==> flow/design.v (excerpt) <==
module fpadder (output logic [31:0] sum, output logic ready,
                input logic [31:0] a, input logic clock, nreset);
Size: roughly 2400 cells after synthesis, ~140 flip-flops, ~18000 um^2 of cells after synthesis.
clock: 20.0 ns
lec_check: 0
cap_margin: 20
cell_pad_in_sites_global_placement: 2
core_margin: 2
core_utilization: 40
gpl_timing_driven: 0
slew_margin: 20
run.sh (not shown) runs the stock make flow with config.mk's settings and CLKGATE_MAP_FILE=.
The baseline completed without violations.
Next try:
- ABC_AREA: not set -> 0
- CAP_MARGIN: 20 -> 5
- CELL_PAD_IN_SITES_DETAIL_PLACEMENT: not set -> 2
- CORE_ASPECT_RATIO: not set -> 0.54
- CORE_UTILIZATION: 40 -> 51
- CTS_CLUSTER_DIAMETER: not set -> 377
- GPL_ROUTABILITY_DRIVEN: not set -> 0
- TNS_END_PERCENT: not set -> 35
The changed run did not get past global placement (3_3_place_gp).
Area after synthesis is unchanged.
Die area fell by about 20%.
Synthesized cell count does not change.

* * *

Setup of run 1:
fpadder again, from the RTL that the note above started with.
==> flow/config.mk <==
export PLATFORM = sky130hd
export DESIGN_NAME = fpadder
export DESIGN_NICKNAME = fpadder
export VERILOG_FILES = /design/flow/design.v
export SDC_FILE = /design/flow/constraint.sdc
export NUM_CORES = 4
export LEC_CHECK = 0
export CAP_MARGIN = 40
export CELL_PAD_IN_SITES_GLOBAL_PLACEMENT = 0
export CORE_ASPECT_RATIO = 0.5
export CORE_MARGIN = 2
export CORE_UTILIZATION = 29
export CTS_CLUSTER_DIAMETER = 400
export CTS_CLUSTER_SIZE = 100
export GPL_ROUTABILITY_DRIVEN = 1
export MIN_ROUTING_LAYER = met1
export SETUP_SLACK_MARGIN = 0.17
export SLEW_MARGIN = 20
export TNS_END_PERCENT = 40
==> flow/constraint.sdc <==
create_clock -name core_clock -period 10.5 [get_ports {clock}]
set_input_delay 2.1000 -clock core_clock [delete_from_list [all_inputs] [get_ports {clock}]]
set_output_delay 2.1000 -clock core_clock [all_outputs]
set_load 0.01 [all_outputs]
Run 1 completed; timing, DRC and antenna clean
### run 1 -> run 2
- changing CELL_PAD_IN_SITES_GLOBAL_PLACEMENT from 0 to 2
- changing CORE_UTILIZATION from 29 to 39
- setting CELL_PAD_IN_SITES_DETAIL_PLACEMENT to 1 for the first time
- changing SETUP_SLACK_MARGIN from 0.17 to 2.92
- setting ABC_AREA to 1 for the first time
## What came out
Compared run 2 vs run 1, and final period utilization is down in run 2.
Lower final design utilization goes to run 1 over run 2.
Die: run 2 smaller than run 1
Effective utilization at floorplan: run 2 higher than run 1
Relative to run 1, the number of nets at floorplan measured on run 2 has increased by more than 10%.
Side by side, post-synthesis simple-gate area fraction turned out higher in run 2 than in run 1.
Sequential share of layout area is lower on run 1
--- input diff run 2..run 3 ---
- removing CTS_CLUSTER_DIAMETER (formerly 400)
- changing CELL_PAD_IN_SITES_GLOBAL_PLACEMENT from 2 to 0
- removing CTS_CLUSTER_SIZE (formerly 100)
- setting PLACE_DENSITY to 0.87 for the first time
- changing SETUP_SLACK_MARGIN from 2.92 to 0.17
- removing CELL_PAD_IN_SITES_DETAIL_PLACEMENT (formerly 1)
- removing CORE_ASPECT_RATIO (formerly 0.5)
- changing CORE_UTILIZATION from 39 to 29
- removing ABC_AREA (formerly 1)
Notes after the runs:
Run 3 ran to completion and came out clean on the timing, design-rule and antenna checks. Re required time of the critical path: run 2 and run 3 aren't equal, and the lower value belongs to run 3. Changes observed in run 3 relative to run 2: number of placed instances, taps included dropped about 7%, synthesis-to-layout area growth dropped 0.93 points, final worst setup slack dropped 1330 ps, depth of the worst register-to-register path dropped 17%, met2 wire length dropped 19%. Taking run 2 as the reference, in run 3 number of tapcells has increased; clock network power moved down.
### run 3 -> run 4
- changing SETUP_SLACK_MARGIN from 0.17 to 0.86
- changing CORE_UTILIZATION from 29 to 66
- removing PLACE_DENSITY (formerly 0.87)
- changing TNS_END_PERCENT from 40 to 85
- changing the clock period (ns, I/O delays scaled along) from 10.5 to 7.11
==> comparison <==
- Run 4 | status: complete | timing, DRC, antenna: pass
- Against run 3, run 4 reports a count of clock buffers in the final design that is lower.
- Relative to run 3, starting utilization of the core area has increased by 38 points in run 4.
- As far as combinational power share is concerned, run 3 and run 4 perform about the same.
- Between run 3 and run 4, the area fraction of clock buffers and clock inverters is higher for run 3.
- On sequential power, the lower figure sits with run 3, not run 4.
diff inputs: run 4 => run 5
- CORE_UTILIZATION now 40, was 66
- CAP_MARGIN now 20, was 40
- MIN_ROUTING_LAYER no longer set, was met1
- GPL_ROUTABILITY_DRIVEN no longer set, was 1
- SETUP_SLACK_MARGIN no longer set, was 0.86
- TNS_END_PERCENT no longer set, was 85
- CELL_PAD_IN_SITES_GLOBAL_PLACEMENT no longer set, was 0
- the clock period (ns, I/O delays scaled along) now 20.0, was 7.11
Fmax on run 5 is down relative to run 4.
The met2 wirelength from detailed routing in run 5 is 1.05 times that in run 4.
Run 4 vs run 5, source of the critical timing path: n[27] vs m[23]
On static power due to leakage: between run 4 and run 5, it ends up lower for run 5.
From run 4 to run 5 the numbers moved as follows: standard-cell row count +17; total power draw went down; share of the core filled with cells in the final layout has decreased.
Vertical die dimension for run 5: 46 um up relative to run 4
Final worst setup slack in run 5 vs run 4: up 10,470 ps

* * *

Setup of run A:
Starting RTL as in the previous note.
clock: 20.0 ns
lec_check: 0
abc_area: 1
cap_margin: 20
core_margin: 7
core_utilization: 40
cts_cluster_diameter: 385
cts_cluster_size: 93
place_density: 0.5
setup_slack_margin: -1.57
slew_margin: 20
tns_end_percent: 20
Run A ran to completion and came out clean on the timing, design-rule and antenna checks.
Edits applied to the flow inputs when going from run A to run B:
# run A
export LEC_CHECK = 0
export ABC_AREA = 1
export CAP_MARGIN = 20
export CORE_MARGIN = 7
export CORE_UTILIZATION = 40
export CTS_CLUSTER_DIAMETER = 385
export CTS_CLUSTER_SIZE = 93
export PLACE_DENSITY = 0.5
export SETUP_SLACK_MARGIN = -1.57
export SLEW_MARGIN = 20
export TNS_END_PERCENT = 20
create_clock -name core_clock -period 20.0 [get_ports {clock}]
# run B
export LEC_CHECK = 0
export CAP_MARGIN = 20
export CORE_MARGIN = 2
export CORE_UTILIZATION = 26
export SLEW_MARGIN = 20
create_clock -name core_clock -period 9.53 [get_ports {clock}]
==> results <==
Comparing run B and run A, post-synthesis compound-gate area fraction is lower on run A.
Lower sum of met2 wire segment lengths after detailed routing among run B and run A: run B
Worst hold slack down 14 ps in run B wrt run A
Status: sequential standard cell area parity (run B, run A)
Compared with run A, in run B via count down 1546, gate count of the mapped netlist -about 15%, setup slack of the critical path after layout dropped 10060 ps, average instance area after synthesis grew by about 20%, share of the clock period used by the worst path after layout higher.
Area added between synthesis and finish: run B > run A
Summary — number of unique standard cell types used by synthesis, run B relative to run A: higher, by about 35%.
Here is what was changed in the inputs of run C compared with run B.
# run B
export LEC_CHECK = 0
export CAP_MARGIN = 20
export CORE_MARGIN = 2
export CORE_UTILIZATION = 26
export SLEW_MARGIN = 20
create_clock -name core_clock -period 9.53 [get_ports {clock}]
# run C
export LEC_CHECK = 0
export CAP_MARGIN = 20
export CORE_MARGIN = 2
export CORE_UTILIZATION = 40
export SLEW_MARGIN = 20
create_clock -name core_clock -period 9.53 [get_ports {clock}]
Results
- Of run B and run C, the run reporting the higher post-route core utilization was run C.
- Run C vs. run B: sequential cell count saw little to no change; final standard cell count with taps included and fillers excluded saw a decrease; reported leakage power saw an increase.

* * *

Starting RTL as in the previous note.
==> flow/config.mk <==
export PLATFORM = sky130hd
export DESIGN_NAME = fpadder
export DESIGN_NICKNAME = fpadder
export VERILOG_FILES = /design/flow/design.v
export SDC_FILE = /design/flow/constraint.sdc
export NUM_CORES = 4
export LEC_CHECK = 0
export CAP_MARGIN = 40
export CELL_PAD_IN_SITES_GLOBAL_PLACEMENT = 0
export CORE_MARGIN = 2
export CORE_UTILIZATION = 61
export GPL_ROUTABILITY_DRIVEN = 1
export MIN_ROUTING_LAYER = met1
export SETUP_SLACK_MARGIN = 1.84
export SLEW_MARGIN = 20
export TNS_END_PERCENT = 5
==> flow/constraint.sdc <==
create_clock -name core_clock -period 7.08 [get_ports {clock}]
set_input_delay 1.4160 -clock core_clock [delete_from_list [all_inputs] [get_ports {clock}]]
set_output_delay 1.4160 -clock core_clock [all_outputs]
set_load 0.01 [all_outputs]
The baseline completed with no timing, DRC or antenna violations.
Rerun with:
CAP_MARGIN = 20   (was 40)
CELL_PAD_IN_SITES_GLOBAL_PLACEMENT = not set   (was 0)
CORE_UTILIZATION = 66   (was 61)
GPL_ROUTABILITY_DRIVEN = not set   (was 1)
MIN_ROUTING_LAYER = not set   (was met1)
SETUP_SLACK_MARGIN = 1.73   (was 1.84)
TNS_END_PERCENT = not set   (was 5)
clock period = 6.84 ns   (was 7.08 ns; I/O delays follow)
=> The changed run completed, yet does not pass: negative setup slack; combinational power falls by a few percent; die area falls by a little under a tenth; synthesized cell count does not change; worst hold slack loses 0.0074 ns; count of clock-buffer cells in the layout does not change; final cell count falls slightly; critical path depth rises by 1; setup slack loses 0.58 ns.
Rerun with:
HOLD_SLACK_MARGIN = -0.08   (was not set)
MAX_ROUTING_LAYER = met4   (was not set)
TNS_END_PERCENT = 75   (was not set)
- The changed run finished but failed the layout checks on negative setup slack
- setup slack loses 0.26 ns
- cell count rises by 1.4%
- total power is about the same
- wire length rises by 6.2%
- die area stays the same
- maximum frequency falls by about 3.6%
- cell area rises by 2.8%
- count of clock-buffer cells in the layout rises by 3
- worst hold slack loses 0.010 ns
Rerun with:
CORE_UTILIZATION = 58   (was 66)
HOLD_SLACK_MARGIN = not set   (was -0.08)
MAX_ROUTING_LAYER = not set   (was met4)
SETUP_SLACK_MARGIN = not set   (was 1.73)
TNS_END_PERCENT = not set   (was 75)
clock period = 8.51 ns   (was 6.84 ns; I/O delays follow)
Result: The new run ran to the end with no violations; clock power is lower by 23%; cell area is lower by about 12%; sequential cell count is unchanged; global-route usage is lower by 7.9 points; sequential power is lower by 20%; setup slack improved by 1.1 ns; first-iteration DRC count is lower by about 30%; wire length is lower by about 9%; area after synthesis stays the same; total power is lower by 22%.
Rerun with:
ABC_AREA = 1   (was not set)
CELL_PAD_IN_SITES_GLOBAL_PLACEMENT = 2   (was not set)
CORE_UTILIZATION = 40   (was 58)
CTS_CLUSTER_DIAMETER = 377   (was not set)
GPL_ROUTABILITY_DRIVEN = 0   (was not set)
GPL_TIMING_DRIVEN = 0   (was not set)
TNS_END_PERCENT = 35   (was not set)
clock period = 20.0 ns   (was 8.51 ns; I/O delays follow)
=> Worst setup slack improves by 10 ns; clock skew grows by 0.0035 ns; total power came out lower by well over a third; register-to-register slack improved by 10 ns; via count increases by a few percent.

* * *

JK:
Starting RTL as in the previous note.
Settings: LEC_CHECK=0, ABC_AREA=1, CAP_MARGIN=30, CELL_PAD_IN_SITES_GLOBAL_PLACEMENT=2, CORE_MARGIN=2, CORE_UTILIZATION=18, CTS_CLUSTER_DIAMETER=377, GPL_ROUTABILITY_DRIVEN=1, GPL_TIMING_DRIVEN=0, SLEW_MARGIN=20, TNS_END_PERCENT=35; clock period 20.0 ns.
JK went all the way through synthesis, placement and routing and the layout is clean on timing, DRC and antenna.
Relative to JK, the following input files were edited for MS:
Settings: GPL_ROUTABILITY_DRIVEN removed (was 1); GPL_TIMING_DRIVEN removed (was 0); CTS_CLUSTER_DIAMETER removed (was 377); CAP_MARGIN changed from 30 to 20; TNS_END_PERCENT removed (was 35); CELL_PAD_IN_SITES_GLOBAL_PLACEMENT removed (was 2); CORE_UTILIZATION changed from 18 to 52.
==> results <==
- MS finished every stage and its layout cleared the timing, design-rule and antenna checks.
- Of MS and JK, the run reporting the lower detailed-route wire length was MS.
- Count of filler cells inserted in the layout ended up about 70% lower on MS than on JK.
- The estimated power of MS ends up higher than the estimate for JK.
- When MS is measured against JK, its maximum frequency turns out 0.0066 GHz lower.
- Looking only at worst hold margin, and setting everything else aside, the lower value of MS and JK goes to JK.
- Cells: MS has fewer instances than JK
- On least setup slack across all paths after layout: MS sits below JK.
- Min tally of clock buffers in the finished layout across MS and JK: MS
Input changes introduced in AL (baseline for comparison: MS):
Settings: setting SETUP_SLACK_MARGIN to 3.43 for the first time; changing CORE_UTILIZATION from 52 to 64; removing ABC_AREA (formerly 1); changing the clock period (ns, I/O delays scaled along) from 20.0 to 13.6.
### Flow results
Going from MS to AL, worst setup slack went down, number of ordinary and repair buffers in the finished layout has increased, die footprint fell by 17%.
Summary of AL over MS: clock skew went down by 0.010 ns; die boundary height down about 9%; number of cells in Yosys stat saw a decrease.

* * *

north:
fpadder again, from the RTL that the note above started with.
Design fpadder, start of the top module:
module fpadder (output logic [31:0] sum, output logic ready,
                input logic [31:0] a, input logic clock, nreset);
clock: 7.3 ns
lec_check: 0
abc_area: 1
cap_margin: 35
cell_pad_in_sites_detail_placement: 2
cell_pad_in_sites_global_placement: 0
core_margin: 9
core_utilization: 28
cts_cluster_diameter: 249
cts_cluster_size: 31
gpl_routability_driven: 0
gpl_timing_driven: 0
min_routing_layer: met1
place_density: 0.87
slew_margin: 20
tns_end_percent: 30
north: it failed during global routing, and the tool reported GRT-0116.
diff inputs: north => south
Settings: CTS_CLUSTER_SIZE removed (was 31); CORE_MARGIN changed from 9 to 2; GPL_ROUTABILITY_DRIVEN changed from 0 to 1; ABC_AREA removed (was 1); PLACE_DENSITY removed (was 0.87); CTS_CLUSTER_DIAMETER removed (was 249); SETUP_SLACK_MARGIN newly set to -0.95; CORE_UTILIZATION changed from 28 to 54; HOLD_SLACK_MARGIN newly set to 0.29; GPL_TIMING_DRIVEN removed (was 0); TNS_END_PERCENT changed from 30 to 40; CAP_MARGIN changed from 35 to 40; CELL_PAD_IN_SITES_DETAIL_PLACEMENT removed (was 2); the clock period (ns, I/O delays scaled along) changed from 7.3 to 11.8.
Results
Diff north -> south | xor/xnor share of the synthesized area | decrease of 0.82 points
As far as async set-reset flop share out of synthesis goes, south and north are indistinguishable; the numbers are identical.
The sole clean run among south and north is south.
north has higher die area than south.
south vs north, cell count after synthesis went down by about 15%.
Total cell area at the placement stage shrinks by a few percent when moving from north to south.
Compared with north, in south synthesized net count moved down; area after synthesis increased by 330 µm² relative to the old numbers.
The inputs of east differ from those of south as listed below.
Settings: clearing GPL_ROUTABILITY_DRIVEN, which used to be 1; swapping 40 for 20 in CAP_MARGIN; swapping 40 for 5 in TNS_END_PERCENT; swapping 54 for 64 in CORE_UTILIZATION; clearing CELL_PAD_IN_SITES_GLOBAL_PLACEMENT, which used to be 0; clearing HOLD_SLACK_MARGIN, which used to be 0.29; clearing MIN_ROUTING_LAYER, which used to be met1; swapping -0.95 for 1.62 in SETUP_SLACK_MARGIN; swapping 11.8 for 8.51 in the clock period (ns, I/O delays scaled along).
Results
- east: done, clean on timing, DRC and antenna
- Worst-path cell with the longest stage delay: sky130_fd_sc_hd__a31oi_1 -> east, sky130_fd_sc_hd__a211oi_1 -> south
- Looking at delay of the slowest critical-path stage, east sits below south.
- The global-route usage in east was higher than what south gave.
- The detailed-placement wirelength estimate reported for east is smaller than that of south by 1.1 mm.
- east vs. south: global-route wire length before repair increased 2.7%; layout-stage area growth over the synthesis result increased 4.2 points; total of plain and repair buffers excluding clock buffers increased 22; finished layout cell area increased about 4%.
- In the reports for south and east, the larger buffers plus inverters on the worst setup path belongs to east.
Edits applied to the flow inputs when going from east to west:
Settings: a deleted TNS_END_PERCENT that had been 5; a change of SETUP_SLACK_MARGIN from 1.62 to 3.43; an added HOLD_SLACK_MARGIN of -0.05; an added CTS_CLUSTER_SIZE of 36; a change of CORE_UTILIZATION from 64 to 70; a change of CAP_MARGIN from 20 to 15; a change of the clock period (ns, I/O delays scaled along) from 8.51 to 11.8.
Findings:
[west vs east] vertical die dimension: lower in west. west: count of buffers added by post-CTS timing repair for setup is 7 lower than what east reported. Compared with east, west shows a design area that is 4.8% lower. Looking at cell with the largest stage delay on the worst path, the sky130_fd_sc_hd__nor2_4 result is from west; the sky130_fd_sc_hd__a31oi_1 one comes from east.
Power and IR drop assume default switching activity.
